== v6 ==
==> flow/design.v <==
module a_s(op_a, op_m, as, outp);
   parameter        NBITS = 6;
   input [NBITS:0]  op_a;
   input [NBITS:0]  op_m;
   input            as;
   output [NBITS:0] outp;
   reg [NBITS:0]    outp;
   always @(as or op_a or op_m)
   begin: adder_subt
      if (as == 1'b1)
         outp <= op_a + op_m;
      else
         outp <= op_a - op_m;
   end
endmodule
module div_nr_wsticky(A, B, Q, sticky);
   parameter             NBITS = 6;
   parameter             PBITS = 8;
   input [NBITS-1:0]     A;
   input [NBITS-1:0]     B;
   output [PBITS-1:0]    Q;
   output                sticky;
   parameter [NBITS-1:0] ZEROS = 0;
   reg [NBITS:0]         YY_in[0:PBITS];
   reg [PBITS-1:0]       QQ_in[0:PBITS];
   reg [NBITS:0]         m_cablesIn[0:PBITS];
   wire [NBITS:0]        m_cablesOut[0:PBITS];
   wire [PBITS:0]        a_or_s;
   wire [PBITS-1:0]      QQ;
   wire [NBITS-1:0]      YY;
   wire [NBITS-1:0]      XX;
   assign XX = A;
   assign YY = B;
   assign Q = QQ;
   assign a_or_s[0] = 1'b0;
   always @(*) m_cablesIn[0] <= {1'b0, XX};
   always @(*) YY_in[0] <= {1'b0, YY};
   generate
      begin : xhdl0
         genvar                I;
         for (I = 0; I <= PBITS - 1; I = I + 1)
         begin : divisor
            a_s #(NBITS) int_mod(.op_a(m_cablesIn[I]), .op_m(YY_in[I]), .as(a_or_s[I]), .outp(m_cablesOut[I]));
         end
      end
   endgenerate
   generate
      begin : xhdl1
         genvar                I;
         for (I = 0; I <= PBITS - 1; I = I + 1)
         begin : conex
            assign a_or_s[I + 1] = m_cablesOut[I][NBITS];
            always @(*) m_cablesIn[I + 1] <= {m_cablesOut[I][NBITS - 1:0], 1'b0};
            always @(*) YY_in[I + 1] <= YY_in[I];
            always @(*) QQ_in[I + 1][I] <= a_or_s[I + 1];
            if (I > 0)
            begin : rest
               always @(*) QQ_in[I + 1][I - 1:0] <= QQ_in[I][I - 1:0];
            end
         end
      end
   endgenerate
   generate
      begin : xhdl2
         genvar                I;
         for (I = 0; I <= PBITS - 1; I = I + 1)
         begin : quotient
            assign QQ[I] = (~QQ_in[PBITS][PBITS - 1 - I]);
         end
      end
   endgenerate
   assign sticky = (m_cablesOut[PBITS - 1] == ZEROS) ? 1'b0 : 
                   1'b1;
endmodule
module FP_div(FP_A, FP_B, clk, ce, FP_Z);
   parameter         K = 32;
   parameter         P = 24;
   parameter         E = 8;
   input [K-1:0]     FP_A;
   input [K-1:0]     FP_B;
   input             clk;
   input             ce;
   output [K-1:0]    FP_Z;
   reg [K-1:0]       FP_Z;
   parameter [K-1:0] ZEROS = 1'b0;
   parameter [K-1:0] ONES = 32'hffffffff;
   parameter [E-1:0] BIAS = {1'b0, ONES[E - 2:0]};
   parameter         PBITS = P + 3;
   reg [K-1:0]       A_int;
   reg [K-1:0]       B_int;
   reg [K-1:0]       FP_Z_int;
   wire [E-1:0]      exp_A;
   wire [E-1:0]      exp_B;
   wire [P-1:0]      frac_A;
   wire [P-1:0]      frac_B;
   wire              sign_A;
   wire              sign_B;
   wire              expA_FF;
   wire              expB_FF;
   wire              expA_Z;
   wire              expB_Z;
   wire              fracA_Z;
   wire              fracB_Z;
   wire [E:0]        exp_noBIAS;
   wire [E:0]        exp_Biased;
   wire [E:0]        exp_Biased_Norm;
   wire              isNaN_A;
   wire              isNaN_B;
   wire              isInf_A;
   wire              isInf_B;
   wire              isZero_A;
   wire              isZero_B;
   wire              isNaN;
   wire              isInf;
   wire              isZero;
   wire              sign;
   wire [PBITS-1:0]  frac_div;
   wire [PBITS-1:0]  frac_div_shifted;
   wire [PBITS-2:0]  fr_sh;
   wire [P-2:0]      frac_final;
   wire              underflow;
   wire              overflow;
   wire [E-1:0]      exp_final;
   wire              sticky_bit;
   wire              div_by_zero;
   always @(posedge clk)
      begin
         if (ce == 1'b1)
         begin
            A_int <= FP_A;
            B_int <= FP_B;
         end
      end
   assign sign_A = A_int[K - 1];
   assign sign_B = B_int[K - 1];
   assign exp_A = A_int[K - 2:K - E - 1];
   assign exp_B = B_int[K - 2:K - E - 1];
   assign frac_A = {1'b1, A_int[P - 2:0]};
   assign frac_B = {1'b1, B_int[P - 2:0]};
   assign expA_FF = (A_int[K - 2:K - E - 1] == ONES[K - 2:K - E - 1]) ? 1'b1 : 
                    1'b0;
   assign expB_FF = (B_int[K - 2:K - E - 1] == ONES[K - 2:K - E - 1]) ? 1'b1 : 
                    1'b0;
   assign expA_Z = (A_int[K - 2:K - E - 1] == ZEROS[K - 2:K - E - 1]) ? 1'b1 : 
                   1'b0;
   assign expB_Z = (B_int[K - 2:K - E - 1] == ZEROS[K - 2:K - E - 1]) ? 1'b1 : 
                   1'b0;
   assign fracA_Z = (A_int[P - 2:0] == ZEROS[P - 2:0]) ? 1'b1 : 
                    1'b0;
   assign fracB_Z = (B_int[P - 2:0] == ZEROS[P - 2:0]) ? 1'b1 : 
                    1'b0;
   assign isNaN_A = expA_FF & ((~fracA_Z));
   assign isNaN_B = expB_FF & ((~fracB_Z));
   assign isInf_A = expA_FF;
   assign isInf_B = expB_FF;
   assign isZero_A = expA_Z & fracA_Z;
   assign isZero_B = expB_Z & fracB_Z;
   assign div_by_zero = expB_Z;
   assign isNaN = isNaN_A | isNaN_B;
   assign isInf = isInf_A | isInf_B | div_by_zero;
   assign isZero = isZero_A & (~isZero_B);
   assign exp_noBIAS = ({1'b0, exp_A}) - ({1'b0, exp_B});
   assign exp_Biased = exp_noBIAS + ({1'b0, BIAS});
   assign sign = sign_A ^ sign_B;
   div_nr_wsticky #(P,PBITS) a_div(.A(frac_A), .B(frac_B), .Q(frac_div), .sticky(sticky_bit));
   assign frac_div_shifted = (frac_div[PBITS - 1] == 1'b0) ? {frac_div[PBITS - 2:0], 1'b0} : 
                             frac_div;
   assign exp_Biased_Norm = (frac_div[PBITS - 1] == 1'b0) ? exp_Biased - 1 : 
                            exp_Biased;
   assign exp_final = exp_Biased_Norm[E - 1:0];
   assign overflow = (((exp_Biased_Norm[E:E - 1] == 2'b10) | (exp_Biased_Norm[E:0] == {1'b0, ONES[E - 1:0]}))) ? 1'b1 : 
                     1'b0;
   assign underflow = (((exp_Biased_Norm[E:E - 1] == 2'b11) | (exp_Biased_Norm[E - 1:0] == ZEROS[E - 1:0]))) ? 1'b1 : 
                      1'b0;
   assign fr_sh = frac_div_shifted[PBITS - 2:0];
   assign frac_final = ((fr_sh[2] == 1'b1 & (sticky_bit == 1'b1 | fr_sh[0] == 1'b1 | fr_sh[1] == 1'b1))) ? fr_sh[PBITS - 2:PBITS - P] + 1 : 
                       (((sticky_bit == 1'b1) & (fr_sh[2:0] == 3'b100) & (fr_sh[3] == 1'b1))) ? fr_sh[PBITS - 2:PBITS - P] + 1 : 
                       fr_sh[PBITS - 2:PBITS - P];
   always @(sign or isNaN or isInf or isZero or exp_final or frac_final or underflow or overflow)
   begin: packing
      FP_Z_int[K - 1] <= sign;
      if (isNaN == 1'b1)
      begin
         FP_Z_int[K - 2:P - 1] <= ONES[E - 1:0];
         FP_Z_int[P - 2:0] <= {1'b1, ZEROS[P - 3:0]};
      end
      else if ((isInf == 1'b1) | (overflow == 1'b1))
      begin
         FP_Z_int[K - 2:P - 1] <= ONES[E - 1:0];
         FP_Z_int[P - 2:0] <= ZEROS[P - 2:0];
      end
      else if ((isZero == 1'b1) | (underflow == 1'b1))
      begin
         FP_Z_int[K - 2:P - 1] <= ZEROS[E - 1:0];
         FP_Z_int[P - 2:0] <= ZEROS[P - 2:0];
      end
      else
      begin
         FP_Z_int[K - 2:P - 1] <= exp_final;
         FP_Z_int[P - 2:0] <= frac_final;
      end
   end
   always @(posedge clk)
   begin: final_reg
      begin
         if (ce == 1'b1)
            FP_Z <= FP_Z_int;
      end
   end
endmodule
Settings: LEC_CHECK=0, ABC_AREA=1, CAP_MARGIN=20, CORE_MARGIN=2, CORE_UTILIZATION=69, CTS_CLUSTER_DIAMETER=376, CTS_CLUSTER_SIZE=98, PLACE_DENSITY=0.6, SLEW_MARGIN=20; clock period 35.8 ns.
run.sh (not shown) runs the stock make flow with config.mk's settings and CLKGATE_MAP_FILE=.
Run status, v6: aborted in 3_5_place_dp, error DPL-0033
Setup changes, v6 to v7
--- a/flow/config.mk
+++ b/flow/config.mk
@@ -7,9 +7,7 @@
 export LEC_CHECK = 0
-export ABC_AREA = 1
 export CAP_MARGIN = 20
 export CORE_MARGIN = 2
-export CORE_UTILIZATION = 69
-export CTS_CLUSTER_DIAMETER = 376
-export CTS_CLUSTER_SIZE = 98
-export PLACE_DENSITY = 0.6
+export CORE_UTILIZATION = 57
+export CTS_CLUSTER_DIAMETER = 232
+export SETUP_SLACK_MARGIN = 1.94
 export SLEW_MARGIN = 20
==> flow/constraint.sdc <==
create_clock -name core_clock -period 43.2 [get_ports {clk}]
set_input_delay 8.6400 -clock core_clock [delete_from_list [all_inputs] [get_ports {clk}]]
set_output_delay 8.6400 -clock core_clock [all_outputs]
set_load 0.01 [all_outputs]
Findings:
[compare] base=v6 new=v7: adder-cell share of the synthesized area +2.7 points, gate count of the mapped netlist saw a decrease, synthesized area went down by 9.7%, post-synthesis xor/xnor area fraction moved up, post-synthesis compound-gate area fraction rose by 2.2 points.
Area fraction in mux cells (lower): v6
v7 ran in full, but the layout does not pass; the checks complain about setup timing.
Tally of unique sky130hd cells used after synthesis was higher in v7 than in v6.
v7 vs v6 — simple logic cell fraction of the synthesized area dropped 5.3 points.

---

## lane 1
RTL: the design.v shown in full above, as it stands there.
clock: 64.3 ns
lec_check: 0
cap_margin: 20
core_margin: 2
core_utilization: 57
cts_cluster_diameter: 232
setup_slack_margin: 1.94
slew_margin: 20
Lane 1: full flow OK, the timing, DRC and antenna checks passed
Modified inputs, lane 2 compared to lane 1
- an added PLACE_DENSITY of 0.6
- a deleted SETUP_SLACK_MARGIN that had been 1.94
- a deleted CTS_CLUSTER_DIAMETER that had been 232
- an added ABC_AREA of 1
- a change of CORE_UTILIZATION from 57 to 62
- a change of the clock period (ns, I/O delays scaled along) from 64.3 to 35.8
[summary]
Tool error DPL-0033 stopped lane 2 during clock tree synthesis; no final results.
Proportion of synthesized chip area in sequential cells, lane 1 and lane 2: higher on lane 1
Y dimension of the die in lane 2 vs lane 1: up 0.91%
The number of core rows reported for lane 2 is greater than that of lane 1 by about 0.9%.
Synthesized-area fraction occupied by and/or/nand/nor cells: lane 2 vs lane 1 up 5.3 points
Summary — post-detailed-placement half-perimeter wirelength, lane 2 relative to lane 1: higher, by about 44%.
Yosys cell count (lane 1 / lane 2): 0.79
Side by side, post-synthesis cell count turned out higher in lane 2 than in lane 1.
Going from lane 1 to lane 2, the chip area in the Yosys report was found to have gone up by 11%.
Share of synthesized registers carrying an async set or reset: lane 1 vs lane 2 identical
Diff lane 1 -> lane 2 | synthesized area | up by more than 10%
Measured against lane 2, the number of placed instances with taps included of lane 1 comes out at 0.64 times the reference value.
## Diff of input files: lane 3 against lane 2
- SETUP_SLACK_MARGIN: unset -> -1.68
- PLACE_DENSITY: 0.6 -> unset
- CORE_UTILIZATION: 62 -> 58
- CTS_CLUSTER_DIAMETER: unset -> 205
- the clock period (ns, I/O delays scaled along): 35.8 -> 55.5
## What came out
- Of lane 3 and lane 2, only lane 2 never reached the final stage.
- Lane 2 did not make it past clock tree synthesis, where a tool error ended it.
- In lane 3, the horizontal extent of the die came out 3.3% above the value in lane 2.
- Core area deteriorates in lane 3 relative to lane 2.
- Re initial core utilization: lane 2 was higher than lane 3.
- Die area (lane 2 / lane 3): 0.936
- Post-synthesis sequential element count came out exactly the same in lane 3 and lane 2.
- In lane 3 relative to lane 2, placed instance count had gone down by more than 10%.
- Reported for lane 3 and lane 2, post-synthesis chip area from yosys turned out identical to the last digit.
- STATUS post-placement worst setup slack: lane 3 wins against lane 2
- Looking at overall die height, lane 3 sits about 3.3% above lane 2.
